$ cat flow/run.sh
#!/bin/bash
# the make line also repeats each setting of config.mk as NAME=value (left out here)
make -C /OpenROAD-flow-scripts/flow DESIGN_CONFIG=/design/flow/config.mk WORK_HOME=/design/flow/orfs CLKGATE_MAP_FILE= finish
$ cat flow/config.mk
export PLATFORM = sky130hd
export DESIGN_NAME = enc_bundler_top
export DESIGN_NICKNAME = enc_bundler_top
export VERILOG_FILES = /design/flow/design.v
export SDC_FILE = /design/flow/constraint.sdc
export NUM_CORES = 4
export LEC_CHECK = 0
export CAP_MARGIN = 20
export CELL_PAD_IN_SITES_GLOBAL_PLACEMENT = 1
export CORE_ASPECT_RATIO = 0.54
export CORE_MARGIN = 2
export CORE_UTILIZATION = 57
export CTS_CLUSTER_DIAMETER = 224
export CTS_CLUSTER_SIZE = 80
export GPL_ROUTABILITY_DRIVEN = 0
export GPL_TIMING_DRIVEN = 1
export MAX_ROUTING_LAYER = met5
export SETUP_SLACK_MARGIN = 0.3
export SLEW_MARGIN = 20
export TNS_END_PERCENT = 60
$ cat flow/constraint.sdc
create_clock -name core_clock -period 9.53 [get_ports {clk}]
set_input_delay 1.9060 -clock core_clock [delete_from_list [all_inputs] [get_ports {clk}]]
set_output_delay 1.9060 -clock core_clock [all_outputs]
set_load 0.01 [all_outputs]
$ cat flow/design.v
module enc_bundler(
	input wire 						bundling_features,
    input wire [617-1:0]	bits_to_bundle,
    output wire 					thresholded_bit
    );
	localparam integer ENCODING_BIT_THR = 6;
    logic [1:0] tree_add_lvl_0	[0:307];
    wire  [2:0] tree_add_lvl_1	[0:153];
    wire  [3:0] tree_add_lvl_2	[0:76];
    wire  [4:0] tree_add_lvl_3	[0:38];
    wire  [5:0] tree_add_lvl_4	[0:18];
    wire  [6:0] tree_add_lvl_5	[0:9];
    wire  [7:0] tree_add_lvl_6	[0:4];
    wire  [8:0] tree_add_lvl_7	[0:1];
    wire  [9:0] tree_add_lvl_8;
    wire  [9:0] accumulated_sum;
	always_comb begin
			for (int i = 0; i < 308; i++ ) begin
			  tree_add_lvl_0[i] = bits_to_bundle[2*i] + bits_to_bundle[(2*i)+1];
			end
	end
    for (genvar i = 0; i < 154; i++ ) begin
      assign tree_add_lvl_1[i] = tree_add_lvl_0[2*i] + tree_add_lvl_0[(2*i)+1];
    end
    for (genvar i = 0; i < 77; i++ ) begin
      assign tree_add_lvl_2[i] = tree_add_lvl_1[2*i] + tree_add_lvl_1[(2*i)+1];
    end
    for (genvar i = 0; i < 38; i++ ) begin
      assign tree_add_lvl_3[i] = tree_add_lvl_2[2*i] + tree_add_lvl_2[(2*i)+1];
    end
    assign tree_add_lvl_3[38] = tree_add_lvl_2[76] + bits_to_bundle[616];
    for (genvar i = 0; i < 19; i++ ) begin
      assign tree_add_lvl_4[i] = tree_add_lvl_3[2*i] + tree_add_lvl_3[(2*i)+1];
    end
    for (genvar i = 0; i < 9; i++ ) begin
      assign tree_add_lvl_5[i] = tree_add_lvl_4[2*i] + tree_add_lvl_4[(2*i)+1];
    end
    assign tree_add_lvl_5[9] = tree_add_lvl_4[18] + tree_add_lvl_3[38];
    for (genvar i = 0; i < 5; i++ ) begin
      assign tree_add_lvl_6[i] = tree_add_lvl_5[2*i] + tree_add_lvl_5[(2*i)+1];
    end
    for (genvar i = 0; i < 2; i++ ) begin
      assign tree_add_lvl_7[i] = tree_add_lvl_6[2*i] + tree_add_lvl_6[(2*i)+1];
    end
    assign tree_add_lvl_8 = tree_add_lvl_7[0] + tree_add_lvl_7[1];
    assign accumulated_sum = tree_add_lvl_8 + tree_add_lvl_6[4]; 
    assign thresholded_bit = (accumulated_sum > ENCODING_BIT_THR) ? 1'b1 : 1'b0;
endmodule  
module enc_bundler_top(
	input  wire 						clk,
	input  wire 						nrst,
	input  wire 						bundling_features,
	input  wire [617-1:0]	bits_to_bundle,
	output logic 						encoded_bit
	);
	wire thresholded_bit;
	enc_bundler ENC_BUNDLER(
		.bundling_features					(bundling_features),
		.bits_to_bundle						(bits_to_bundle),
		.thresholded_bit					(thresholded_bit)
	);
	always_ff @(posedge clk or negedge nrst) begin
		if (!nrst) begin
			encoded_bit <= 1'b0;
		end
		else if (bundling_features) begin
			encoded_bit <= thresholded_bit;
		end
		else begin
			encoded_bit <= encoded_bit;
		end
	end
endmodule
==> results.txt, run 1 <==
Implementation results.

The slew at the pin closest to its max-slew limit is 0.383 ns. Yosys reports a chip area of 16800 um2. Looking at hold timing, the worst path starts from encoded_bit.

The initial antenna violation count is 21. Summing all multiplexer cells gives an area fraction of 0.0595%. Looking at the hold checks, the worst path lands on encoded_bit. For reference, XOR and XNOR gates occupy 0.0520% of the area reported after synthesis. Summing the sequential cell areas from Yosys gives 0.149% of the chip area. The category of the worst setup path launch point is a primary input. The worst hold slack across all endpoints is 0.567 ns.

The global-route wire length before repair is 74600 um. The post-synthesis average cell area is 10.1 um2. The count of warnings emitted by yosys is 3. For this run the aggregate overflow at the end of global routing stands at 0. The post-detailed-route wirelength per cell is 17.6 um. Pins over their slew limit in the final report were tallied at 0. Ranked by total cell area, the synthesized netlist is headed by sky130_fd_sc_hd__fa_1 (71%), sky130_fd_sc_hd__inv_1 (21%), sky130_fd_sc_hd__ha_1 (5.8%). In this run the cell area measured after placement is 23600 um2. The adder and majority gate portion of the synthesized area is 77.1%. For reference, the clock transition at the flip-flops on the worst setup and hold paths is 0 ns. The number of stages on the worst setup path is 31. The number of setup buffers added after CTS is 0. The simple-gate area share of the yosys netlist is 0.714%.

The register cell area after layout is 25.0 um2. The worst setup path is captured at a flip-flop. STA puts the critical path data arrival time at 11.00 ns. Headroom to the max-slew limit came out at 74.3%.

The final hold violation count recorded for this run is 0. For this run, the leading register cell type out of synthesis is sky130_fd_sc_hd__dfrtp_1. Yosys shows that the main logic family after synthesis is adder cells. The DRC violation count after routing is 0.

In the Yosys stats the netlist draws on 34 distinct library cells. The number of iterations in the first detailed-routing pass is 5. Using the TritonRoute via totals, the vias-per-cell ratio works out to 4.48. The type of the tightest min-delay check is flip-flop to flip-flop. The number of placement rows is 46. The layout-stage area growth over the synthesis result is 40.8%.

The post-detailed-routing wire length is 47600 um. The endpoint of the most critical setup path is encoded_bit. The global routing report lists combined usage of all routing layers as 32.4%. The cell count after synthesis came out at 1661. The timing report shows that the slowest cell on the worst path is sky130_fd_sc_hd__fa_1.

The synthesized design contains 0 enable-type register cells. Per the timing report, the most critical flop-to-flop path originates at encoded_bit. The capture instance of the worst register-to-register path is encoded_bit. The floorplan step records an initial core utilization of 57.7%.

Once detail routing completed, the nets flagged for antenna violations numbered 0. The die span in y is 130 um. The fill cell total of the finished layout is 1864. The cell area after synthesis is 16800 um2. The post-route worst setup slack is -1.62 ns. The largest clock skew in the final design is 0 ns. The kind of cell with the highest combined delay along the critical path is adder cells.

The most used cell along the critical path is sky130_fd_sc_hd__fa_1. The via count of the routed design is 12100. The commonest cells after synthesis are sky130_fd_sc_hd__inv_1 (938), sky130_fd_sc_hd__fa_1 (599), sky130_fd_sc_hd__ha_1 (78), sky130_fd_sc_hd__nor2_1 (6). The detailed placer's ending HPWL is 46700 um. After synthesis, the share of flip-flops with an asynchronous set or reset is 100%. The standard cell core area is 29200 um2.

The total cells reported by yosys after synthesis is 1661. The OpenROAD report gives the critical path a required time of 9.39 ns. The smallest clock period supported by the final layout is computed as 11.15 ns. In the hold timing report, the worst path depth is 2. The horizontal die size is 238 um. The depth of the worst register-to-register path is 2. The violation count after the first detailed-routing iteration is 399.

The checks that failed were setup timing.

The run finished, with violations left. The finished layout reports a core utilization of 81.2%. Entering global routing, the biggest net connects 6 pins. The most frequently used library cell after synthesis is sky130_fd_sc_hd__inv_1.

At floorplan, the net count of the design was reported as 2958. The total non-filler cell area in the finished layout is 23700 um2. The ratio of final minimum period to clock period is 117%. Yosys reported a register bit count of 1. The compound-gate portion of the synthesized area is 1.05%.

Summed over all instances, the cell type with the most area after synthesis is sky130_fd_sc_hd__fa_1. For reference, the most critical setup path is categorized as primary input to flip-flop. The worst path buffer plus inverter count is 11. The timing report gives the biggest stage delay along the critical path as 0.57 ns.

The setup total negative slack is -1.62 ns. Max-cap violations in this run came to 0. The launching element of the worst setup path is bits_to_bundle[347]. The final setup violation count is 1. Of the post-synthesis cell area, the dominant cell type holds 71.3%. In this run, post-CTS hold repair placed 0 buffers.

The combinational cell area excluding buffers and inverters is 13300 um2. The count of buffers from port buffering is 620. The timing report gives the worst reg2reg path a setup slack of 8.85 ns. Setup repair after global routing could not meet its margin everywhere.

Based on the critical path, the design can be clocked at up to 89.7 MHz. The floorplan step defined a die boundary enclosing 31000 um2. The number of global-route vias before repair is 14500.

The worst-skew pair later-pin latency is 0 ns. The number of warnings reported in the stage logs is 35. The largest driver fanout on the critical path is 3. The post-layout net count is 3595. The I/O pin count is 621.
## routing by layer
layer  wire, um  GRT usage [%]  up-vias
met1      18300           42.0     6085
met4       1850           11.2        8
met2      23800           55.6      421
met3       3510           6.83      104
li1           -              -     5464
met5         52              0        -
## repair_timing
action,4_1_cts,5_1_grt
endpoints found under the setup margin,1,1
pin swaps,0,1
resized,1,3
## cell type report
class,count,area share [%]
multi-input cells,722,56.2
repair buffers,635,26.7
inverters,938,14.9
well taps,384,2.03
diodes,18,0.190
flip-flops and latches,1,0.106
## stage by stage
stage,std cells,setup WS [ns]
after CTS,2680,-1.63
after detailed placement,2680,-1.65
after floorplan,1661,-0.691
final,2698,-1.62
after global routing,2696,-1.84
after global placement,2680,-1.40
==> inputs of run 2 (changes only) <==
Settings changed: CORE_ASPECT_RATIO 0.54 to 1.32, HOLD_SLACK_MARGIN set to 0.29, PLACE_DENSITY set to 0.6, SETUP_SLACK_MARGIN 0.3 to -0.64, SLEW_MARGIN 20 to 25, TNS_END_PERCENT 60 to 5.
Clock period 9.53 ns to 6.53 ns, I/O delays scaled along.
==> run 2 against run 1 <==
- the run now fails in I/O pin placement (3_2_place_iop)
- synthesized cell count unchanged
- synthesized area unchanged
- die size decreased by 0.17%
==> results.txt, run 2 <==
Flow results follow.

Outcome: stopped before the end (was complete, but fails checks). The halt point of the flow is I/O pin placement (3_2_place_iop). The tool reported: "[ERROR PPL-0024] Number of IO pins (621) exceeds maximum number of available positions (618). Increase the die perimeter from 709.93um to 844.56um". The main kind of combinational logic by area is adder cells (unchanged). The number of enable-type register cells in the synthesized netlist is 0 (unchanged). The share of flip-flops with an asynchronous set or reset is 100% (unchanged). The synthesized-area fraction occupied by xor and xnor cells was 0.0520% (unchanged).

The total die size was 30900 um2 (was 31000 um2). The number of storage elements in the synthesis netlist is 1 (unchanged). The most repeated cell in the gate-level netlist after synthesis is sky130_fd_sc_hd__inv_1 (unchanged).

List of most frequent post-synthesis cells: sky130_fd_sc_hd__inv_1 (938), sky130_fd_sc_hd__fa_1 (599), sky130_fd_sc_hd__ha_1 (78), sky130_fd_sc_hd__nor2_1 (6) (unchanged). The gate count of the mapped netlist is 1661 (unchanged). The compound-gate portion of the synthesized area was 1.05% (unchanged). The number of placement rows came to 72 (was 46). The simple-gate area share of the yosys netlist is 0.714% (unchanged). The count of warnings emitted by yosys was 3 (unchanged).

The post-synthesis cell type count came to 34 (unchanged). The die span in y was 201 um (was 130 um). The standard cell core area came to 29200 um2 (about the same). Synth area leaders: sky130_fd_sc_hd__fa_1 (71%), sky130_fd_sc_hd__inv_1 (21%), sky130_fd_sc_hd__ha_1 (5.8%) (unchanged). The core utilization before placement is 57.7% (about the same). The total cells reported by yosys after synthesis is 1661 (unchanged). The proportion of synthesized chip area in sequential cells came to 0.149% (unchanged). The post-synthesis net count is 2958 (unchanged). The multiplexer area fraction after synthesis was 0.0595% (unchanged). The area reported by Yosys stat was 16800 um2 (unchanged). The horizontal die size is 154 um (was 238 um). The fraction of synthesized cell area taken by the top area cell type came to 71.3% (unchanged). The dominant register cell was sky130_fd_sc_hd__dfrtp_1 (unchanged). The post-synthesis average cell area is 10.1 um2 (unchanged).

The cell area after synthesis is 16800 um2 (unchanged). The adder and majority gate portion of the synthesized area was 77.1% (unchanged). The largest area contributor in the synthesized netlist is sky130_fd_sc_hd__fa_1 (unchanged).
==> inputs of run 3 (changes only) <==
Settings changed: ABC_AREA set to 0, CELL_PAD_IN_SITES_GLOBAL_PLACEMENT 1 to not set, CORE_ASPECT_RATIO 1.32 to not set, CORE_MARGIN 2 to 7, CORE_UTILIZATION 57 to 47, CTS_CLUSTER_DIAMETER 224 to 341, CTS_CLUSTER_SIZE 80 to not set, GPL_ROUTABILITY_DRIVEN 0 to not set, GPL_TIMING_DRIVEN 1 to not set, HOLD_SLACK_MARGIN 0.29 to not set, PLACE_DENSITY 0.6 to not set, SETUP_SLACK_MARGIN -0.64 to 1.44, SLEW_MARGIN 25 to 20, TNS_END_PERCENT 5 to 15.
Clock period 6.53 ns to 8.85 ns, I/O delays scaled along.
==> run 3 against run 2 <==
- the layout now fails its checks (setup timing)
- synthesized area did not move
- synthesized cell count did not move
- die size rose by 34%
==> results.txt, run 3 <==
Implementation results.

The most used cell along the critical path is sky130_fd_sc_hd__fa_1. Pins over their slew limit in the final report were tallied at 0. 621 I/O pins were placed. The simple-gate area share of the yosys netlist is 0.714% (unchanged). The worst-case reg-to-reg setup slack stands at 8.15 ns. The number of placement rows came to 69 (was 72). The via-per-instance ratio is 4.27.

Dividing the detail-routed wire length by the instance count gives 17.4 um. List of most frequent post-synthesis cells: sky130_fd_sc_hd__inv_1 (938), sky130_fd_sc_hd__fa_1 (599), sky130_fd_sc_hd__ha_1 (78), sky130_fd_sc_hd__nor2_1 (6) (unchanged). The endpoint of the worst hold path is reported as encoded_bit. The post-synthesis cell type count came to 34 (unchanged).

The gate count of the mapped netlist came to 1661 (unchanged). STA on the placed design reports a worst setup slack of -2.11 ns. The number of global-route vias before repair was 14400.

Per the detailed placement report, the placed cell area equals 23700 um2. The depth of the worst register-to-register path is 2. Setup repair after global routing could not meet its margin everywhere. Summing all flip-flop and latch instances after layout gives 25.0 um2. The largest area contributor in the synthesized netlist is sky130_fd_sc_hd__fa_1 (unchanged). Across all layers, the routed design uses 11800 vias. The combinational cell area excluding buffers and inverters is 13400 um2. The checks that failed were setup timing. The STA report counts the stages on the worst setup path as 30.

The standard cell core area is 35400 um2 (was 29200 um2). The data arrival time of the worst path is 10.72 ns. The layout-stage area growth over the synthesis result is 41.5%.

After layout, the worst setup slack is -2.01 ns. Across all stage logs, warnings added up to 33. For this run the aggregate overflow at the end of global routing stands at 0. The multiplexer area fraction after synthesis is 0.0595% (unchanged). The horizontal die size was 203 um (was 154 um).

The transition time recorded at the tightest slew-check pin is 0.329 ns. The dominant register cell is sky130_fd_sc_hd__dfrtp_1 (unchanged). The longest incremental delay of any stage on the critical path is reported as 0.59 ns. The worst hold slack across all endpoints is 0.578 ns. The adder and majority gate portion of the synthesized area is 77.1% (unchanged). The routability congestion estimate is 0.879. According to the finish report, the design has a final net count of 3592. Once layout is complete, the utilization of the core stands at 67.3%. The ratio of final minimum period to clock period is 123%.

The initial antenna violation count is 20. For this block, the initial DRC count from the detailed router was 217. The count of final hold-check violations is 0. The DRC violation count after routing is 0. The total cells reported by yosys after synthesis is 1661 (unchanged). The final timing report counts setup violations totalling 1. The timing-limited maximum frequency is 92.1 MHz. The area reported by Yosys stat came to 16800 um2 (unchanged). The worst setup path is captured at a flip-flop. The core utilization before placement is 47.5% (was 57.7%). The die span in y is 203 um (was 201 um).

The clock-pin transition on the worst setup and hold timing paths is 0 ns. The library cell contributing the largest single delay on the critical path is sky130_fd_sc_hd__fa_1. The proportion of synthesized chip area in sequential cells is 0.149% (unchanged). The endpoint of the most critical setup path is encoded_bit.

The category of the worst setup path launch point is a primary input. The synthesized-area fraction occupied by xor and xnor cells is 0.0520% (unchanged). The worst path buffer plus inverter count is 10. The normalized max-slew margin is 77.8%. For this run, the detailed router's first-pass iteration total came to 6. The total die size is 41300 um2 (was 30900 um2). The fraction of synthesized cell area taken by the top area cell type is 71.3% (unchanged). Detailed placement ended at an HPWL of 48600 um.

The skew report gives the latency at the later pin of the worst-skew pair as 0 ns. Checking hold timing, the worst path is listed with class flip-flop to flip-flop. Synth area leaders: sky130_fd_sc_hd__fa_1 (71%), sky130_fd_sc_hd__inv_1 (21%), sky130_fd_sc_hd__ha_1 (5.8%) (unchanged). The cell area after synthesis is 16800 um2 (unchanged). The max-capacitance violation count is 0. The final antenna-violating net count is 0. The post-detailed-routing wire length is 48200 um. The data required time at the worst endpoint is 8.71 ns. Looking at the reg2reg group, the worst path starts from encoded_bit. In the global route stage, overall resource usage came out at 23.8%.

The post-synthesis average cell area is 10.1 um2 (unchanged). Grouping stages by cell kind, the critical path spends the most delay in adder cells. The number of enable-type register cells in the synthesized netlist came to 0 (unchanged). Outcome: complete, but fails checks (was stopped before the end). The number of storage elements in the synthesis netlist is 1 (unchanged). Per the placement log, port buffering inserted 620 buffers. Fill cells in the final layout number 2974.

The most repeated cell in the gate-level netlist after synthesis was sky130_fd_sc_hd__inv_1 (unchanged). The post-synthesis net count is 2958 (unchanged). After layout, the minimum clock period comes to 10.86 ns. The count of warnings emitted by yosys was 3 (unchanged).

The global-route wire length before repair is 76100 um. The startpoint of the tightest hold check path is encoded_bit. Looking at the critical path, the highest net fanout was 3.

The kind of critical path is primary input to flip-flop. For the worst reg-to-reg path, the endpoint reported by OpenROAD is encoded_bit. The final timing report lists clock skew as 0 ns.

The worst hold path was traced through 2 stages. The launching element of the worst setup path is bits_to_bundle[513]. The hold buffer count at cts is 0. The share of flip-flops with an asynchronous set or reset is 100% (unchanged). The largest net degree at the start of global routing is 6.

The main kind of combinational logic by area is adder cells (unchanged). The layout stage reports a final design area of 23800 um2. The compound-gate portion of the synthesized area is 1.05% (unchanged).
==> run 3: metal layers <==
layer | global-route usage, % | vias up | part of all wire (%)
met5 | 0 | - | 0.12
met1 | 28.4 | 5967 | 37
met4 | 4.62 | 10 | 1.9
met2 | 44.4 | 355 | 55
met3 | 4.83 | 44 | 6.4
li1 | - | 5457 | -
==> run 3: area by class of cell <==
type	instances	share of cell area, %
multi-input cells	722	56.1
diodes	16	0.168
flip-flops and latches	1	0.105
inverters	938	14.8
repair buffers	632	26.5
well taps	461	2.42
==> run 3: per-stage QoR <==
step	setup TNS, ns	instances
3_5_place_dp	-2.11	2753
2_1_floorplan	-1.24	1661
6_report	-2.01	2770
4_1_cts	-2.04	2753
3_3_place_gp	-1.98	2753
5_1_grt	-2.34	2769
==> run 3: timing repair <==
action,CTS,global route
pin swaps,1,30
setup buffers,0,1
endpoints found under the setup margin,1,1
resized,1,19
==> inputs of run 4 (changes only) <==
Settings changed: ABC_AREA 0 to not set, CORE_MARGIN 7 to 2, CORE_UTILIZATION 47 to 70, CTS_CLUSTER_DIAMETER 341 to 313, CTS_CLUSTER_SIZE set to 14, MAX_ROUTING_LAYER met5 to not set, SETUP_SLACK_MARGIN 1.44 to not set, TNS_END_PERCENT 15 to not set.
Clock period 8.85 ns to 6.33 ns, I/O delays scaled along.
==> run 4 against run 3 <==
- the flow now stops in I/O pin placement (3_2_place_iop)
- synthesized cell count unchanged
- die size fell by 39%
- synthesized area unchanged
==> results.txt, run 4 <==
Flow results follow.

Outcome: stopped before the end (was complete, but fails checks). The halt point of the flow is I/O pin placement (3_2_place_iop). The first error in the log reads "[ERROR PPL-0024] Number of IO pins (621) exceeds maximum number of available positions (568). Increase the die perimeter from 636.20um to 844.56um". The total cells reported by yosys after synthesis is 1661 (unchanged). The adder and majority gate portion of the synthesized area is 77.1% (unchanged). The number of placement rows is 56 (was 69).

The share of flip-flops with an asynchronous set or reset was 100% (unchanged). The gate count of the mapped netlist is 1661 (unchanged). The simple-gate area share of the yosys netlist is 0.714% (unchanged). The total die size is 25300 um2 (was 41300 um2). The number of storage elements in the synthesis netlist is 1 (unchanged). The standard cell core area is 23500 um2 (was 35400 um2). The dominant register cell is sky130_fd_sc_hd__dfrtp_1 (unchanged). The core utilization before placement is 71.5% (was 47.5%). The post-synthesis cell type count was 34 (unchanged).

The largest area contributor in the synthesized netlist is sky130_fd_sc_hd__fa_1 (unchanged). The synthesized-area fraction occupied by xor and xnor cells is 0.0520% (unchanged). The most repeated cell in the gate-level netlist after synthesis was sky130_fd_sc_hd__inv_1 (unchanged). The post-synthesis average cell area is 10.1 um2 (unchanged). The multiplexer area fraction after synthesis is 0.0595% (unchanged). Synth area leaders: sky130_fd_sc_hd__fa_1 (71%), sky130_fd_sc_hd__inv_1 (21%), sky130_fd_sc_hd__ha_1 (5.8%) (unchanged). The count of warnings emitted by yosys is 3 (unchanged). The proportion of synthesized chip area in sequential cells came to 0.149% (unchanged).

The main kind of combinational logic by area is adder cells (unchanged). List of most frequent post-synthesis cells: sky130_fd_sc_hd__inv_1 (938), sky130_fd_sc_hd__fa_1 (599), sky130_fd_sc_hd__ha_1 (78), sky130_fd_sc_hd__nor2_1 (6) (unchanged). The die span in y was 159 um (was 203 um). The post-synthesis net count is 2958 (unchanged). The fraction of synthesized cell area taken by the top area cell type was 71.3% (unchanged). The compound-gate portion of the synthesized area came to 1.05% (unchanged). The cell area after synthesis is 16800 um2 (unchanged). The area reported by Yosys stat came to 16800 um2 (unchanged). The number of enable-type register cells in the synthesized netlist is 0 (unchanged). The horizontal die size came to 159 um (was 203 um).
==> inputs of run 5 (changes only) <==
Settings changed: CORE_UTILIZATION 70 to 66, CTS_CLUSTER_DIAMETER 313 to 316, CTS_CLUSTER_SIZE 14 to 63, GPL_ROUTABILITY_DRIVEN set to 0, MAX_ROUTING_LAYER set to met4, PLACE_DENSITY set to 0.6.
Clock period 6.33 ns to 11.0 ns, I/O delays scaled along.
==> run 5 against run 4 <==
- the run again fails in I/O pin placement (3_2_place_iop)
- die size grew 5.9%
- synthesized cell count is the same
- synthesized area is the same
==> results.txt, run 5 <==
Flow results follow.

Outcome: stopped before the end (unchanged). The halt point of the flow is I/O pin placement (3_2_place_iop) (unchanged). Error message: [ERROR PPL-0024] Number of IO pins (621) exceeds maximum number of available positions (584). Increase the die perimeter from 654.72um to 844.56um (was [ERROR PPL-0024] Number of IO pins (621) exceeds maximum number of available positions (568). Increase the die perimeter from 636.20um to 844.56um.). The multiplexer area fraction after synthesis was 0.0595% (unchanged). The main kind of combinational logic by area is adder cells (unchanged). The post-synthesis average cell area is 10.1 um2 (unchanged). The share of flip-flops with an asynchronous set or reset is 100% (unchanged). The adder and majority gate portion of the synthesized area came to 77.1% (unchanged). The die span in y is 164 um (was 159 um). The fraction of synthesized cell area taken by the top area cell type is 71.3% (unchanged).

The largest area contributor in the synthesized netlist was sky130_fd_sc_hd__fa_1 (unchanged). The post-synthesis cell type count is 34 (unchanged). The total cells reported by yosys after synthesis came to 1661 (unchanged). The number of storage elements in the synthesis netlist came to 1 (unchanged). The number of enable-type register cells in the synthesized netlist is 0 (unchanged). Synth area leaders: sky130_fd_sc_hd__fa_1 (71%), sky130_fd_sc_hd__inv_1 (21%), sky130_fd_sc_hd__ha_1 (5.8%) (unchanged). The area reported by Yosys stat is 16800 um2 (unchanged).

The horizontal die size came to 164 um (was 159 um). The cell area after synthesis is 16800 um2 (unchanged). The most repeated cell in the gate-level netlist after synthesis was sky130_fd_sc_hd__inv_1 (unchanged).

List of most frequent post-synthesis cells: sky130_fd_sc_hd__inv_1 (938), sky130_fd_sc_hd__fa_1 (599), sky130_fd_sc_hd__ha_1 (78), sky130_fd_sc_hd__nor2_1 (6) (unchanged). The dominant register cell is sky130_fd_sc_hd__dfrtp_1 (unchanged). The compound-gate portion of the synthesized area is 1.05% (unchanged). The gate count of the mapped netlist is 1661 (unchanged). The post-synthesis net count was 2958 (unchanged). The synthesized-area fraction occupied by xor and xnor cells was 0.0520% (unchanged). The core utilization before placement is 67.0% (was 71.5%). The number of placement rows is 58 (was 56). The proportion of synthesized chip area in sequential cells is 0.149% (unchanged).

The total die size is 26800 um2 (was 25300 um2). The standard cell core area is 25100 um2 (was 23500 um2). The count of warnings emitted by yosys was 3 (unchanged). The simple-gate area share of the yosys netlist came to 0.714% (unchanged).
==> inputs of run 6 (changes only) <==
Settings changed: ABC_AREA set to 1, CELL_PAD_IN_SITES_GLOBAL_PLACEMENT set to 2, CORE_ASPECT_RATIO set to 0.5, CORE_UTILIZATION 66 to 40, CTS_CLUSTER_DIAMETER 316 to 198, CTS_CLUSTER_SIZE 63 to not set, GPL_ROUTABILITY_DRIVEN 0 to not set, MAX_ROUTING_LAYER met4 to not set, PLACE_DENSITY 0.6 to not set, PLACE_DENSITY_LB_ADDON set to 0.29, TNS_END_PERCENT set to 60.
Clock period 11.0 ns to 12.5 ns, I/O delays scaled along.
==> run 6 against run 5 <==
- now clean on timing, DRC and antenna
- synthesized cell count up 2.1%
- synthesized area is 0.51% higher
- die size is 64% higher
==> results.txt, run 6 <==
Implementation results.

Outcome: complete, no violations (was stopped before the end). The worst hold path belongs to the class flip-flop to flip-flop. The total die size is 44000 um2 (was 26800 um2). The count of warnings emitted by yosys was 3 (unchanged). For this block, the routed nets add up to 41700 um of wire. The core utilization before placement is 40.4% (was 67.0%).

In the final report, the number of pins over their slew limit comes to 0. The post-route minimum period is 11.46 ns. Among the stages of the critical path, the cell type that occurs most often is sky130_fd_sc_hd__fa_1. In the global route stage, met1 resource usage came out at 24.9%. The via count of the routed design is 11600. The net count of the finished layout is 3615. The met3 capacity usage during global routing is 1.89%. The slew at the pin closest to its max-slew limit is 0.328 ns.

The most congested layer reported by global routing is met2. The critical path capture point type is a flip-flop. The worst reg-to-reg setup slack is 11.86 ns.

The endpoint of the worst hold path is encoded_bit. Buffers inserted to repair hold after CTS numbered 0.

The post-detailed-route wirelength per cell is 14.4 um. The report lists the number of cells resized after CTS as 0. List of most frequent post-synthesis cells: sky130_fd_sc_hd__inv_1 (946), sky130_fd_sc_hd__fa_1 (599), sky130_fd_sc_hd__ha_1 (78), sky130_fd_sc_hd__nand2_1 (31) (was sky130_fd_sc_hd__inv_1 (938), sky130_fd_sc_hd__fa_1 (599), sky130_fd_sc_hd__ha_1 (78), sky130_fd_sc_hd__nor2_1 (6)). The fraction of synthesized cell area taken by the top area cell type is 70.9% (was 71.3%). The synthesized-area fraction occupied by xor and xnor cells was 0% (was 0.0520%). The register cell area after layout is 25.0 um2. The standard cell core area is 41800 um2 (was 25100 um2). The area taken by multi-input combinational cells is reported as 13300 um2. The placement summary gives the final routability congestion estimate as 0.835. The worst-skew pair later-pin latency is 0 ns. The proportion of synthesized chip area in sequential cells was 0.148% (was 0.149%).

The total cells reported by yosys after synthesis is 1696 (was 1661). The count of final hold-check violations is 0. The endpoint of the most critical setup path is encoded_bit. The number of enable-type register cells in the synthesized netlist was 0 (unchanged). Hold timing on the final database bottoms out at a slack of 0.505 ns. For this run, the detailed router reports a per-instance via density of 4.01. The number of placement rows is 53 (was 58). The first global-routing pass estimated 67300 um of wire.

The die span in y is 149 um (was 164 um). The dominant register cell was sky130_fd_sc_hd__dfrtp_1 (unchanged). Between the synthesized netlist and the finished layout, the area growth was recorded as 41.0%. Logic depth along the worst register-to-register path is recorded as 2. Setup repair after global routing left no endpoint under its margin. The critical path crosses 34 cells after its start point. The gate count of the mapped netlist is 1696 (was 1661). The startpoint of the tightest hold check path is encoded_bit. Looking at the reg2reg group, the worst path starts from encoded_bit. The kind of critical path is primary input to flip-flop. The initial antenna violation count came to 1. The count of buffers from port buffering is 620. The largest area contributor in the synthesized netlist is sky130_fd_sc_hd__fa_1 (unchanged).

The DRC violation total left in the routed layout is recorded as 0. The compound-gate portion of the synthesized area is 0.385% (was 1.05%). On met2, the global router reports a usage of 38.8%. The number of global-route vias before repair is 13500.

The number of iterations in the first detailed-routing pass is 4. In this run the worst setup path begins at bits_to_bundle[149]. STA lists the endpoint of the worst register-to-register path as encoded_bit. The cell area after synthesis is 16900 um2 (was 16800 um2). The post-synthesis net count is 2993 (was 2958). The normalized max-slew margin is 78.1%. The script reports the combined buffer and inverter count of the critical path as 11. STA lists the maximum fanout along the critical path as 3. Synth area leaders: sky130_fd_sc_hd__fa_1 (71%), sky130_fd_sc_hd__inv_1 (21%), sky130_fd_sc_hd__ha_1 (5.8%) (unchanged). The tool warning count is 29. The final antenna-violating net count is 0.

For this run, the top clock speed supported by timing is 87.3 MHz. The fill cell total of the finished layout is 3747. The residual overflow from global routing is 0. The violation count after the first detailed-routing iteration is 175. The adder and majority gate portion of the synthesized area came to 76.7% (was 77.1%). The combined global-route utilization of all metal layers is 19.9%.

The post-synthesis average cell area is 9.97 um2 (was 10.1 um2). According to the timing report, the data required time at the worst endpoint equals 12.43 ns. Clock-pin slew was measured on the worst setup and hold paths at 0 ns.

The max-capacitance violation count is 0. The horizontal die size is 295 um (was 164 um). The area reported by Yosys stat is 16900 um2 (was 16800 um2). Data on the critical path arrives at its endpoint at 11.38 ns. The most repeated cell in the gate-level netlist after synthesis is sky130_fd_sc_hd__inv_1 (unchanged). The last timing report of the flow puts the setup violation total at 0. The number of storage elements in the synthesis netlist is 1 (unchanged). The post-synthesis cell type count is 17 (was 34). Entering global routing, the biggest net connects 6 pins. The multiplexer area fraction after synthesis is 0% (was 0.0595%). The detailed placer's ending HPWL is 42200 um. The cell depth of the worst min-delay path is 2. The kind of cell with the highest combined delay along the critical path is adder cells. The maximum single-stage delay on the critical path is 0.59 ns.

The main kind of combinational logic by area is adder cells (unchanged). Once the clock tree was built, the setup fixing pass inserted 0 buffers. The final critical path takes up 91.7% of the cycle. The largest clock skew in the final design is 0 ns.

The simple-gate area share of the yosys netlist was 1.77% (was 0.714%). The library cell contributing the largest single delay on the critical path is sky130_fd_sc_hd__fa_1. Pin placement for this block handled 621 I/O pins. The category of the worst setup path launch point is a primary input. The share of flip-flops with an asynchronous set or reset is 100% (unchanged). The setup total negative slack is 0 ns.
run 6: metrics by stage:
stage          setup WS (ns)  instances  cell area, um2  utilization [%]
2_1_floorplan           1.89       1696           16900                -
3_3_place_gp            1.02       2893           23800             57.0
3_5_place_dp           0.950       2893           23800             57.0
4_1_cts                0.946       2893           23800             57.0
5_1_grt                0.710       2894           23800             57.0
6_report                1.04       2895           23800             57.0
run 6: layer usage:
layer  vias up  wire, um  part of all wire [%]
met4         0       318                  0.76
met5         -         0                     0
met1      5898     15800                    38
li1       5490         -                     -
met3        16      1750                   4.2
met2       198     23700                    57
run 6: cell type report:
cell class / count / share of cell area, %
multi-input cells: 747 / 55.9
inverters: 948 / 14.9
diodes: 2 / 0.0210
flip-flops and latches: 1 / 0.105
well taps: 577 / 3.03
repair buffers: 620 / 26.0
==> inputs of run 7 (changes only) <==
Settings changed: ABC_AREA 1 to not set, CELL_PAD_IN_SITES_DETAIL_PLACEMENT set to 1, CORE_ASPECT_RATIO 0.5 to 1.7, CORE_UTILIZATION 40 to 55, CTS_CLUSTER_DIAMETER 198 to 180, CTS_CLUSTER_SIZE set to 59, GPL_ROUTABILITY_DRIVEN set to 0, MAX_ROUTING_LAYER set to met4, PLACE_DENSITY set to 0.6, PLACE_DENSITY_LB_ADDON 0.29 to not set, SETUP_SLACK_MARGIN set to 2.89, TNS_END_PERCENT 60 to not set.
Clock period 12.5 ns to 16.3 ns, I/O delays scaled along.
==> run 7 against run 6 <==
- the run now fails in global placement (3_3_place_gp)
- synthesized area shrank 0.51%
- synthesized cell count shrank 2.1%
- die size shrank 27%
==> results.txt, run 7 <==
Flow results follow.

The compound-gate portion of the synthesized area came to 1.05% (was 0.385%). The die span in y is 232 um (was 149 um). Synth area leaders: sky130_fd_sc_hd__fa_1 (71%), sky130_fd_sc_hd__inv_1 (21%), sky130_fd_sc_hd__ha_1 (5.8%) (unchanged).

The main kind of combinational logic by area is adder cells (unchanged). The core utilization before placement was 55.7% (was 40.4%). The multiplexer area fraction after synthesis is 0.0595% (was 0%). The number of placement rows is 83 (was 53). The area reported by Yosys stat came to 16800 um2 (was 16900 um2). The first error in the log reads "[ERROR GPL-0301] Utilization 119.496 % exceeds 100%".

The share of flip-flops with an asynchronous set or reset came to 100% (unchanged). The post-synthesis net count was 2958 (was 2993). The synthesized-area fraction occupied by xor and xnor cells is 0.0520% (was 0%). The proportion of synthesized chip area in sequential cells is 0.149% (was 0.148%).

The adder and majority gate portion of the synthesized area is 77.1% (was 76.7%). The most repeated cell in the gate-level netlist after synthesis is sky130_fd_sc_hd__inv_1 (unchanged). The gate count of the mapped netlist is 1661 (was 1696).

The cell area after synthesis is 16800 um2 (was 16900 um2). The number of enable-type register cells in the synthesized netlist is 0 (unchanged). The halt point of the flow is global placement (3_3_place_gp). The post-synthesis average cell area came to 10.1 um2 (was 9.97 um2). The count of warnings emitted by yosys is 3 (unchanged).

The I/O pin count was 621 (unchanged). The total cells reported by yosys after synthesis is 1661 (was 1696). The dominant register cell is sky130_fd_sc_hd__dfrtp_1 (unchanged). The fraction of synthesized cell area taken by the top area cell type is 71.3% (was 70.9%). The standard cell core area came to 30200 um2 (was 41800 um2). The horizontal die size was 138 um (was 295 um).

The largest area contributor in the synthesized netlist was sky130_fd_sc_hd__fa_1 (unchanged). Outcome: stopped before the end (was complete, no violations). The number of storage elements in the synthesis netlist is 1 (unchanged). The total die size is 32100 um2 (was 44000 um2). List of most frequent post-synthesis cells: sky130_fd_sc_hd__inv_1 (938), sky130_fd_sc_hd__fa_1 (599), sky130_fd_sc_hd__ha_1 (78), sky130_fd_sc_hd__nor2_1 (6) (was sky130_fd_sc_hd__inv_1 (946), sky130_fd_sc_hd__fa_1 (599), sky130_fd_sc_hd__ha_1 (78), sky130_fd_sc_hd__nand2_1 (31)). The simple-gate area share of the yosys netlist was 0.714% (was 1.77%).

The post-synthesis cell type count is 34 (was 17).
==> inputs of run 8 (changes only) <==
Settings changed: ABC_AREA set to 1, CELL_PAD_IN_SITES_DETAIL_PLACEMENT 1 to not set, CELL_PAD_IN_SITES_GLOBAL_PLACEMENT 2 to 0, CORE_ASPECT_RATIO 1.7 to 0.54, CORE_UTILIZATION 55 to 72, CTS_CLUSTER_DIAMETER 180 to 222, CTS_CLUSTER_SIZE 59 to not set, GPL_ROUTABILITY_DRIVEN 0 to 1, GPL_TIMING_DRIVEN set to 1, MAX_ROUTING_LAYER met4 to met5, PLACE_DENSITY 0.6 to not set, SETUP_SLACK_MARGIN 2.89 to 0.43, TNS_END_PERCENT set to 60.
Clock period 16.3 ns to 5.94 ns, I/O delays scaled along.
==> run 8 against run 7 <==
- the run fails in detailed placement (3_5_place_dp)
- synthesized area increased by 0.51%
- synthesized cell count increased by 2.1%
- die size down 23%
==> results.txt, run 8 <==
Flow results follow.

The dominant register cell is sky130_fd_sc_hd__dfrtp_1 (unchanged). The share of flip-flops with an asynchronous set or reset is 100% (unchanged). The largest area contributor in the synthesized netlist is sky130_fd_sc_hd__fa_1 (unchanged).

The post-synthesis net count is 2993 (was 2958). Error message: [ERROR DPL-0038] Utilization greater than 100%, impossible to legalize (was [ERROR GPL-0301] Utilization 119.496 % exceeds 100%.). The core utilization before placement is 72.9% (was 55.7%).

The count of buffers from port buffering is 620. The adder and majority gate portion of the synthesized area is 76.7% (was 77.1%). The cell area after synthesis is 16900 um2 (was 16800 um2). The count of warnings emitted by yosys is 3 (unchanged).

The I/O pin count is 621 (unchanged). The simple-gate area share of the yosys netlist is 1.77% (was 0.714%). The number of enable-type register cells in the synthesized netlist came to 0 (unchanged). The total cells reported by yosys after synthesis is 1696 (was 1661). The post-synthesis average cell area is 9.97 um2 (was 10.1 um2).

The multiplexer area fraction after synthesis was 0% (was 0.0595%). The main kind of combinational logic by area is adder cells (unchanged). The fraction of synthesized cell area taken by the top area cell type is 70.9% (was 71.3%).

The standard cell core area is 23200 um2 (was 30200 um2). The total die size is 24800 um2 (was 32100 um2). The most repeated cell in the gate-level netlist after synthesis is sky130_fd_sc_hd__inv_1 (unchanged). The halt point of the flow is detailed placement (3_5_place_dp) (was global placement (3_3_place_gp)).

The die span in y is 117 um (was 232 um). The number of storage elements in the synthesis netlist came to 1 (unchanged). The proportion of synthesized chip area in sequential cells is 0.148% (was 0.149%). List of most frequent post-synthesis cells: sky130_fd_sc_hd__inv_1 (946), sky130_fd_sc_hd__fa_1 (599), sky130_fd_sc_hd__ha_1 (78), sky130_fd_sc_hd__nand2_1 (31) (was sky130_fd_sc_hd__inv_1 (938), sky130_fd_sc_hd__fa_1 (599), sky130_fd_sc_hd__ha_1 (78), sky130_fd_sc_hd__nor2_1 (6)). The area reported by Yosys stat is 16900 um2 (was 16800 um2). The number of placement rows is 41 (was 83). Synth area leaders: sky130_fd_sc_hd__fa_1 (71%), sky130_fd_sc_hd__inv_1 (21%), sky130_fd_sc_hd__ha_1 (5.8%) (unchanged).

The post-synthesis cell type count is 17 (was 34). The gate count of the mapped netlist is 1696 (was 1661). The horizontal die size came to 213 um (was 138 um). The compound-gate portion of the synthesized area is 0.385% (was 1.05%). The routability congestion estimate is 1.03.

The synthesized-area fraction occupied by xor and xnor cells is 0% (was 0.0520%). Outcome: stopped before the end (unchanged).
-- run 8: per-stage QoR --
step	std cells	setup slack [ns]	TNS (ns)	cell area (um2)
global placement	2648	-3.99	-3.99	23600
floorplan	1696	-3.27	-3.27	16900
==> inputs of run 9 (changes only) <==
Settings changed: ABC_AREA 1 to not set, CELL_PAD_IN_SITES_GLOBAL_PLACEMENT 0 to not set, CORE_ASPECT_RATIO 0.54 to not set, CORE_UTILIZATION 72 to 40, CTS_CLUSTER_DIAMETER 222 to not set, GPL_ROUTABILITY_DRIVEN 1 to not set, GPL_TIMING_DRIVEN 1 to not set, MAX_ROUTING_LAYER met5 to not set, PLACE_DENSITY set to 0.6, SETUP_SLACK_MARGIN 0.43 to -0.92, TNS_END_PERCENT 60 to not set.
Clock period 5.94 ns to 11.8 ns, I/O delays scaled along.
==> run 9 against run 8 <==
- the run now finishes clean
- synthesized area is 0.51% lower
- synthesized cell count shrank 2.1%
- die size up 76%
==> results.txt, run 9 <==
Implementation results.

The number of global-route vias before repair came to 14300. The routability congestion estimate is 0.935 (was 1.03). The proportion of synthesized chip area in sequential cells was 0.149% (was 0.148%). The worst setup slack after placement is 0.163 ns.

Of all nets on the critical path, the largest fanout is 4. The post-synthesis net count is 2958 (was 2993). The via count of the routed design is 11600. The critical path crosses 30 cells after its start point. The total die size came to 43700 um2 (was 24800 um2).

Along the critical path, the tally of buffer and inverter instances is 10. Measured on the finished design, the core utilization comes to 56.8%. According to the timing report, the data required time at the worst endpoint equals 11.66 ns. The adder and majority gate portion of the synthesized area was 77.1% (was 76.7%). The most repeated cell in the gate-level netlist after synthesis was sky130_fd_sc_hd__inv_1 (unchanged). The endpoint identified for the worst register-to-register timing path is encoded_bit. Across all checked pins, the minimum headroom to the slew limit is 75.6%. The count of warnings emitted by yosys is 3 (unchanged). The compound-gate portion of the synthesized area is 1.05% (was 0.385%). Outcome: complete, no violations (was stopped before the end). The layout-stage area growth over the synthesis result is 41.0%.

The net count of the finished layout is 3580. The cell area after synthesis is 16800 um2 (was 16900 um2). The path with the worst hold slack has its endpoint at encoded_bit.

The tool warning count is 29. Synth area leaders: sky130_fd_sc_hd__fa_1 (71%), sky130_fd_sc_hd__inv_1 (21%), sky130_fd_sc_hd__ha_1 (5.8%) (unchanged). The launching element of the worst setup path is bits_to_bundle[149]. The main kind of combinational logic by area is adder cells (unchanged). The post-cts sizing count is 0. The multiplexer area fraction after synthesis came to 0.0595% (was 0%). The number of enable-type register cells in the synthesized netlist came to 0 (unchanged). Once detail routing completed, the nets flagged for antenna violations numbered 0. The category of the worst setup path launch point is a primary input. The horizontal die size is 209 um (was 213 um).

The setup total negative slack is 0 ns. The post-route minimum period is 11.56 ns. The core utilization before placement is 40.3% (was 72.9%). The final number of max-transition violations is 0.

The gate count of the mapped netlist is 1661 (was 1696). The routed design has 44900 um of wire. The post-route worst setup slack is 0.237 ns. The startpoint of the worst register-to-register path is encoded_bit. Per the final timing report, the hold violations number 0. The startpoint of the tightest hold check path is encoded_bit. The routed design shows a via density per instance of 4.12.

Checking hold timing, the worst path is listed with class flip-flop to flip-flop. The kind of critical path is primary input to flip-flop. The die span in y is 209 um (was 117 um). The final setup violation count is 0. The most used cell along the critical path is sky130_fd_sc_hd__fa_1.

The report puts the hold buffer count at CTS at 0. In the placement report, post-DP HPWL is listed as 45300 um. The critical path capture point type is a flip-flop. The data arrival time reported for the critical path is 11.42 ns. The timing report gives the biggest stage delay along the critical path as 0.55 ns. The total cells reported by yosys after synthesis is 1661 (was 1696). The worst reg-to-reg setup slack is 11.12 ns.

The area reported by Yosys stat is 16800 um2 (was 16900 um2). The simple-gate area share of the yosys netlist is 0.714% (was 1.77%). The post-synthesis cell type count was 34 (was 17).

Timing would allow up to 86.5 MHz. The first global-routing pass estimated 72600 um of wire. The I/O pin count is 621 (unchanged). The largest area contributor in the synthesized netlist is sky130_fd_sc_hd__fa_1 (unchanged). Overall routing resource usage recorded by global route was 21.5%. The residual overflow from global routing is 0. The fraction of synthesized cell area taken by the top area cell type came to 71.3% (was 70.9%). The post-detailed-route wirelength per cell is 15.9 um. The skew report gives the latency at the later pin of the worst-skew pair as 0 ns.

The number of post-CTS setup repair buffers is 0. For the worst flop-to-flop path, the logic depth is 2. The number of iterations in the first detailed-routing pass is 4. The synthesized-area fraction occupied by xor and xnor cells was 0.0520% (was 0%).

Max-cap violations in this run came to 0. The slew at the pin closest to its max-slew limit is 0.361 ns. The standard cell core area was 41800 um2 (was 23200 um2). The number of storage elements in the synthesis netlist came to 1 (unchanged).

The registers of the reported paths see a clock transition of 0 ns. The number of placement rows came to 75 (was 41). The largest net degree at the start of global routing is 7. The dominant register cell was sky130_fd_sc_hd__dfrtp_1 (unchanged).

The ratio of final minimum period to clock period is 98.0%. The endpoint of the most critical setup path is encoded_bit. In the routed design, unresolved DRC markers number 0. The initial antenna violation count is 7.

The post-synthesis average cell area was 10.1 um2 (was 9.97 um2). The count of buffers from port buffering is 620 (unchanged). On the final layout, the worst hold slack is 0.559 ns.

List of most frequent post-synthesis cells: sky130_fd_sc_hd__inv_1 (938), sky130_fd_sc_hd__fa_1 (599), sky130_fd_sc_hd__ha_1 (78), sky130_fd_sc_hd__nor2_1 (6) (was sky130_fd_sc_hd__inv_1 (946), sky130_fd_sc_hd__fa_1 (599), sky130_fd_sc_hd__ha_1 (78), sky130_fd_sc_hd__nand2_1 (31)). The share of flip-flops with an asynchronous set or reset is 100% (unchanged). The cell depth of the worst min-delay path is 2. The cell family contributing the most delay on the critical path is adder cells.

In this run, the number of DRC markers left after iteration 0 of detailed routing was 234. The library cell contributing the largest single delay on the critical path is sky130_fd_sc_hd__fa_1. Clock skew on the completed layout was measured at 0 ns.
run 9: layout make-up:
class                      count  area (um2)
antenna                        6        15.0
fill                        3811       18000
sequential                     1        25.0
multi-input combinational    722       13300
inverter                     938        3520
timing repair buffer         620        6210
tap                          539         674
run 9: per-stage QoR:
| step | std cells | cell area (um2) |
|---|---|---|
| 2_1_floorplan | 1661 | 16800 |
| 3_3_place_gp | 2820 | 23700 |
| 3_5_place_dp | 2820 | 23700 |
| 4_1_cts | 2820 | 23700 |
| 5_1_grt | 2826 | 23700 |
| 6_report | 2826 | 23700 |
run 9: layer usage:
metal	GRT usage (%)	vias up	routed length, um	part of all wire, %
met5	0	-	17	0.038
met3	3.04	28	2400	5.3
met2	41.1	323	24800	55
met1	26.3	5871	17000	38
met4	2.91	2	631	1.4
li1	-	5420	-	-
==> inputs of run 10 (changes only) <==
Settings changed: CELL_PAD_IN_SITES_GLOBAL_PLACEMENT set to 0, CORE_ASPECT_RATIO set to 1.56, CORE_UTILIZATION 40 to 71, CTS_CLUSTER_DIAMETER set to 224, CTS_CLUSTER_SIZE set to 80, GPL_ROUTABILITY_DRIVEN set to 0, GPL_TIMING_DRIVEN set to 1, MAX_ROUTING_LAYER set to met5, PLACE_DENSITY 0.6 to 0.35, SETUP_SLACK_MARGIN -0.92 to 0.3, SLEW_MARGIN 20 to 25, TNS_END_PERCENT set to 60.
Clock period 11.8 ns to 11.3 ns, I/O delays scaled along.
==> run 10 against run 9 <==
- the flow now stops in I/O pin placement (3_2_place_iop)
- synthesized cell count stayed put
- synthesized area unchanged
- die size decreased by 43%
==> results.txt, run 10 <==
Flow results follow.

The core utilization before placement was 72.0% (was 40.3%). The largest area contributor in the synthesized netlist is sky130_fd_sc_hd__fa_1 (unchanged). The compound-gate portion of the synthesized area came to 1.05% (unchanged).

The fraction of synthesized cell area taken by the top area cell type is 71.3% (unchanged). The gate count of the mapped netlist is 1661 (unchanged). The share of flip-flops with an asynchronous set or reset was 100% (unchanged). The number of enable-type register cells in the synthesized netlist is 0 (unchanged). The post-synthesis net count is 2958 (unchanged). The standard cell core area came to 23400 um2 (was 41800 um2).

The first error in the log reads "[ERROR PPL-0024] Number of IO pins (621) exceeds maximum number of available positions (554). Increase the die perimeter from 647.11um to 844.56um". The horizontal die size is 127 um (was 209 um). The multiplexer area fraction after synthesis came to 0.0595% (unchanged). The adder and majority gate portion of the synthesized area came to 77.1% (unchanged).

Outcome: stopped before the end (was complete, no violations). The total die size is 25000 um2 (was 43700 um2). The post-synthesis average cell area is 10.1 um2 (unchanged). The area reported by Yosys stat came to 16800 um2 (unchanged). The synthesized-area fraction occupied by xor and xnor cells is 0.0520% (unchanged). The count of warnings emitted by yosys is 3 (unchanged).

List of most frequent post-synthesis cells: sky130_fd_sc_hd__inv_1 (938), sky130_fd_sc_hd__fa_1 (599), sky130_fd_sc_hd__ha_1 (78), sky130_fd_sc_hd__nor2_1 (6) (unchanged). The number of placement rows was 70 (was 75). The proportion of synthesized chip area in sequential cells is 0.149% (unchanged). The post-synthesis cell type count is 34 (unchanged). The most repeated cell in the gate-level netlist after synthesis is sky130_fd_sc_hd__inv_1 (unchanged). The cell area after synthesis came to 16800 um2 (unchanged). The dominant register cell is sky130_fd_sc_hd__dfrtp_1 (unchanged). The simple-gate area share of the yosys netlist is 0.714% (unchanged).

Synth area leaders: sky130_fd_sc_hd__fa_1 (71%), sky130_fd_sc_hd__inv_1 (21%), sky130_fd_sc_hd__ha_1 (5.8%) (unchanged). The number of storage elements in the synthesis netlist was 1 (unchanged). The die span in y is 196 um (was 209 um). The total cells reported by yosys after synthesis was 1661 (unchanged). The main kind of combinational logic by area is adder cells (unchanged). The halt point of the flow is I/O pin placement (3_2_place_iop).
==> inputs of run 11 (changes only) <==
Settings changed: CELL_PAD_IN_SITES_GLOBAL_PLACEMENT 0 to not set, CORE_ASPECT_RATIO 1.56 to 0.5, CORE_UTILIZATION 71 to 61, CTS_CLUSTER_DIAMETER 224 to 316, CTS_CLUSTER_SIZE 80 to 63, GPL_TIMING_DRIVEN 1 to not set, HOLD_SLACK_MARGIN set to 0.29, MAX_ROUTING_LAYER met5 to not set, PLACE_DENSITY 0.35 to not set, PLACE_DENSITY_LB_ADDON set to 0.0, SETUP_SLACK_MARGIN 0.3 to 1.84, TNS_END_PERCENT 60 to 5.
Clock period 11.3 ns to 6.53 ns, I/O delays scaled along.
==> run 11 against run 10 <==
- the layout now fails its checks (setup timing)
- synthesized cell count unchanged
- die size is 16% higher
- synthesized area unchanged
==> results.txt, run 11 <==
Implementation results.

Outcome: complete, but fails checks (was stopped before the end). The layout checks failed on setup timing. STA classifies the critical path endpoint as a flip-flop. For this run, design rule violations remaining after detail routing come to 0. The final antenna-violating net count is 0. Among all stages on the critical path, the maximum delay recorded is 0.55 ns. The startpoint of the tightest hold check path is encoded_bit. Per the final report, max-transition violations number 0. After detailed routing, the wire length on met1 is 15900 um. The die span in y was 121 um (was 196 um). The library cell contributing the largest single delay on the critical path is sky130_fd_sc_hd__fa_1.

The number of global-route vias before repair is 15400. After detailed placement, the design holds a cell count of 2647. The number of storage elements in the synthesis netlist was 1 (unchanged). At the end of the flow, the number of nets in the layout was 3594.

The OpenROAD report gives the critical path a required time of 6.44 ns. The post-synthesis cell type count is 34 (unchanged). The number of enable-type register cells in the synthesized netlist came to 0 (unchanged). The total die size is 29000 um2 (was 25000 um2). The kind of cell adding the most delay to the critical path is adder cells. The simple-gate area share of the yosys netlist is 0.714% (unchanged). The post-synthesis average cell area is 10.1 um2 (unchanged). The final layout reports a setup TNS of -4.03 ns. Summing over the stages, the warning tally comes to 32. The horizontal die size is 239 um (was 127 um). The standard cell core area is 26700 um2 (was 23400 um2). The detailed router finished its first iteration with 513 violations.

The synthesized-area fraction occupied by xor and xnor cells is 0.0520% (unchanged). The largest net degree at the start of global routing is 6.

The final timing report lists a hold violation count of 0. The share of flip-flops with an asynchronous set or reset is 100% (unchanged). For the worst reg-to-reg path, the startpoint reported by OpenROAD is encoded_bit. The count of warnings emitted by yosys is 3 (unchanged). In the final layout, the fill cell count is 1247. At the later pin of the worst-skew pair, clock insertion delay measures 0 ns. The main kind of combinational logic by area was adder cells (unchanged). Global routing finished with a remaining overflow of 0. List of most frequent post-synthesis cells: sky130_fd_sc_hd__inv_1 (938), sky130_fd_sc_hd__fa_1 (599), sky130_fd_sc_hd__ha_1 (78), sky130_fd_sc_hd__nor2_1 (6) (unchanged). Setup repair after global routing could not meet its margin everywhere. During placement, the flow inserted port buffers numbering 620. The launching element of the worst setup path is bits_to_bundle[439]. After detailed routing, the total wire length is 50100 um.

The most critical min-delay path falls under flip-flop to flip-flop. The capture instance of the worst register-to-register path is encoded_bit. The report shows a maximum critical-path fanout of 2. 621 I/O pins were placed.

The dominant register cell is sky130_fd_sc_hd__dfrtp_1 (unchanged). After legalization and detailed placement, the total HPWL measured 48300 um.

The script logs the ratio of routed vias to standard cells as 4.69. The clock-pin transition on the worst setup and hold timing paths is 0 ns. Summing over every cut layer, the via total after detailed routing is 12500. The most repeated cell in the gate-level netlist after synthesis is sky130_fd_sc_hd__inv_1 (unchanged). The core utilization before placement is 62.9% (was 72.0%). The cell area after synthesis came to 16800 um2 (unchanged).

Leaving out filler cells and counting taps, the final layout contains 2671. The largest area contributor in the synthesized netlist is sky130_fd_sc_hd__fa_1 (unchanged). The worst setup slack after placement is -4.10 ns.

The area reported by Yosys stat came to 16800 um2 (unchanged). The global-route wire length before repair is 76900 um. The fraction of synthesized cell area taken by the top area cell type came to 71.3% (unchanged). Based on the critical path, the design can be clocked at up to 94.7 MHz.

The gate count of the mapped netlist is 1661 (unchanged). Total global-route track usage over all layers is 35.9%. The worst reg-to-reg setup slack is 5.85 ns. The data arrival time of the worst path is 10.48 ns. The multiplexer area fraction after synthesis was 0.0595% (unchanged). The number of maximum-capacitance violations recorded for the run is 0. The uppermost layer routed is met5.

The largest clock skew in the final design is 0 ns. The adder and majority gate portion of the synthesized area was 77.1% (unchanged). The last timing report of the flow puts the setup violation total at 1. Of the available clock period, the critical path in the final layout requires 162%. The depth of the worst register-to-register path is 2.

The worst pin sits at a relative slew slack of 72.8%. The total cells reported by yosys after synthesis is 1661 (unchanged). The post-synthesis net count was 2958 (unchanged). Synth area leaders: sky130_fd_sc_hd__fa_1 (71%), sky130_fd_sc_hd__inv_1 (21%), sky130_fd_sc_hd__ha_1 (5.8%) (unchanged). The routed design could run at a clock period as short as 10.56 ns. The initial antenna violation count is 21. The compound-gate portion of the synthesized area was 1.05% (unchanged). The worst setup path is launched from a primary input. The number of iterations in the first detailed-routing pass is 5. Counting both buffers and inverters, the worst setup path holds a total of 12. The layout-stage area growth over the synthesis result is 40.6%. All stages included, the depth of the critical timing path comes to 31.

The final standard cell utilization of the core is 88.4%. The number of placement rows is 42 (was 70). The routed design uses 3970 um of met3 wire. The proportion of synthesized chip area in sequential cells was 0.149% (unchanged). The met2 wire length is 27500 um. The post-detailed-route wirelength per cell is 18.8 um. The slew at the pin closest to its max-slew limit is 0.403 ns. The post-route worst setup slack is -4.03 ns.

The endpoint of the worst hold path is encoded_bit. By startpoint and endpoint, the worst setup path is classified as primary input to flip-flop. The report gives the cell count of the worst hold path as 2.

Counting stages on the worst path, the most repeated cell is sky130_fd_sc_hd__fa_1. The endpoint of the most critical setup path is encoded_bit. The hold buffer count at cts is 0.
run 11: metrics by stage:
stage | hold WS, ns | cell area [um2]
3_3_place_gp | 0.563 | 23600
6_report | 0.567 | 23700
2_1_floorplan | 0.598 | 16800
4_1_cts | 0.572 | 23600
5_1_grt | 0.589 | 23600
3_5_place_dp | 0.572 | 23600
run 11: final cells by class:
type,count,area [um2],area share [%]
inverter,938,3520,14.9
antenna,24,60.1,0.254
timing repair buffer,634,6310,26.7
sequential,1,25.0,0.106
multi-input combinational,722,13300,56.2
tap,352,440,1.86
run 11: layer usage:
layer | global-route usage (%) | vias up
li1 | - | 5475
met2 | 66.4 | 520
met1 | 38.2 | 6350
met5 | 0 | -
met3 | 9.58 | 184
met4 | 17.6 | 2
run 11: timing repair:
| item | CTS | global route |
|---|---|---|
| endpoints found under the setup margin | 1 | 1 |
| pin swaps | 1 | 1 |
| gates resized | 0 | 7 |
| hold endpoints to repair | 0 | 0 |
| buffers inserted | 0 | 0 |
==> inputs of run 12 (changes only) <==
Settings changed: CAP_MARGIN 20 to 10, CELL_PAD_IN_SITES_DETAIL_PLACEMENT set to 0, CORE_ASPECT_RATIO 0.5 to not set, CORE_UTILIZATION 61 to 69, CTS_CLUSTER_DIAMETER 316 to not set, CTS_CLUSTER_SIZE 63 to not set, GPL_ROUTABILITY_DRIVEN 0 to 1, HOLD_SLACK_MARGIN 0.29 to not set, MAX_ROUTING_LAYER set to met5, PLACE_DENSITY set to 0.75, PLACE_DENSITY_LB_ADDON 0.0 to not set, SETUP_SLACK_MARGIN 1.84 to 2.18, SLEW_MARGIN 25 to 20, TNS_END_PERCENT 5 to not set.
Clock period 6.53 ns to 18.7 ns, I/O delays scaled along.
==> run 12 against run 11 <==
- the run now fails in I/O pin placement (3_2_place_iop)
- synthesized cell count stayed put
- synthesized area did not move
- die size shrank 12%
==> results.txt, run 12 <==
Flow results follow.

The post-synthesis average cell area is 10.1 um2 (unchanged). The standard cell core area came to 24100 um2 (was 26700 um2). The first error in the log reads "[ERROR PPL-0024] Number of IO pins (621) exceeds maximum number of available positions (572). Increase the die perimeter from 640.68um to 844.56um".

The most repeated cell in the gate-level netlist after synthesis is sky130_fd_sc_hd__inv_1 (unchanged). The dominant register cell is sky130_fd_sc_hd__dfrtp_1 (unchanged). The post-synthesis net count is 2958 (unchanged). The multiplexer area fraction after synthesis is 0.0595% (unchanged).

The fraction of synthesized cell area taken by the top area cell type is 71.3% (unchanged). The core utilization before placement is 69.8% (was 62.9%). The total die size was 25700 um2 (was 29000 um2). The total cells reported by yosys after synthesis was 1661 (unchanged). The adder and majority gate portion of the synthesized area is 77.1% (unchanged). The share of flip-flops with an asynchronous set or reset is 100% (unchanged). The proportion of synthesized chip area in sequential cells is 0.149% (unchanged).

The main kind of combinational logic by area is adder cells (unchanged). The compound-gate portion of the synthesized area is 1.05% (unchanged). The number of storage elements in the synthesis netlist is 1 (unchanged). Synth area leaders: sky130_fd_sc_hd__fa_1 (71%), sky130_fd_sc_hd__inv_1 (21%), sky130_fd_sc_hd__ha_1 (5.8%) (unchanged). The die span in y was 160 um (was 121 um). Outcome: stopped before the end (was complete, but fails checks). The largest area contributor in the synthesized netlist is sky130_fd_sc_hd__fa_1 (unchanged). The number of placement rows was 57 (was 42). The simple-gate area share of the yosys netlist was 0.714% (unchanged). The flow stopped in I/O pin placement (3_2_place_iop). The horizontal die size came to 160 um (was 239 um).

The number of enable-type register cells in the synthesized netlist is 0 (unchanged). The post-synthesis cell type count came to 34 (unchanged). The cell area after synthesis is 16800 um2 (unchanged). The area reported by Yosys stat is 16800 um2 (unchanged). The gate count of the mapped netlist is 1661 (unchanged). The synthesized-area fraction occupied by xor and xnor cells is 0.0520% (unchanged). List of most frequent post-synthesis cells: sky130_fd_sc_hd__inv_1 (938), sky130_fd_sc_hd__fa_1 (599), sky130_fd_sc_hd__ha_1 (78), sky130_fd_sc_hd__nor2_1 (6) (unchanged). The count of warnings emitted by yosys is 3 (unchanged).
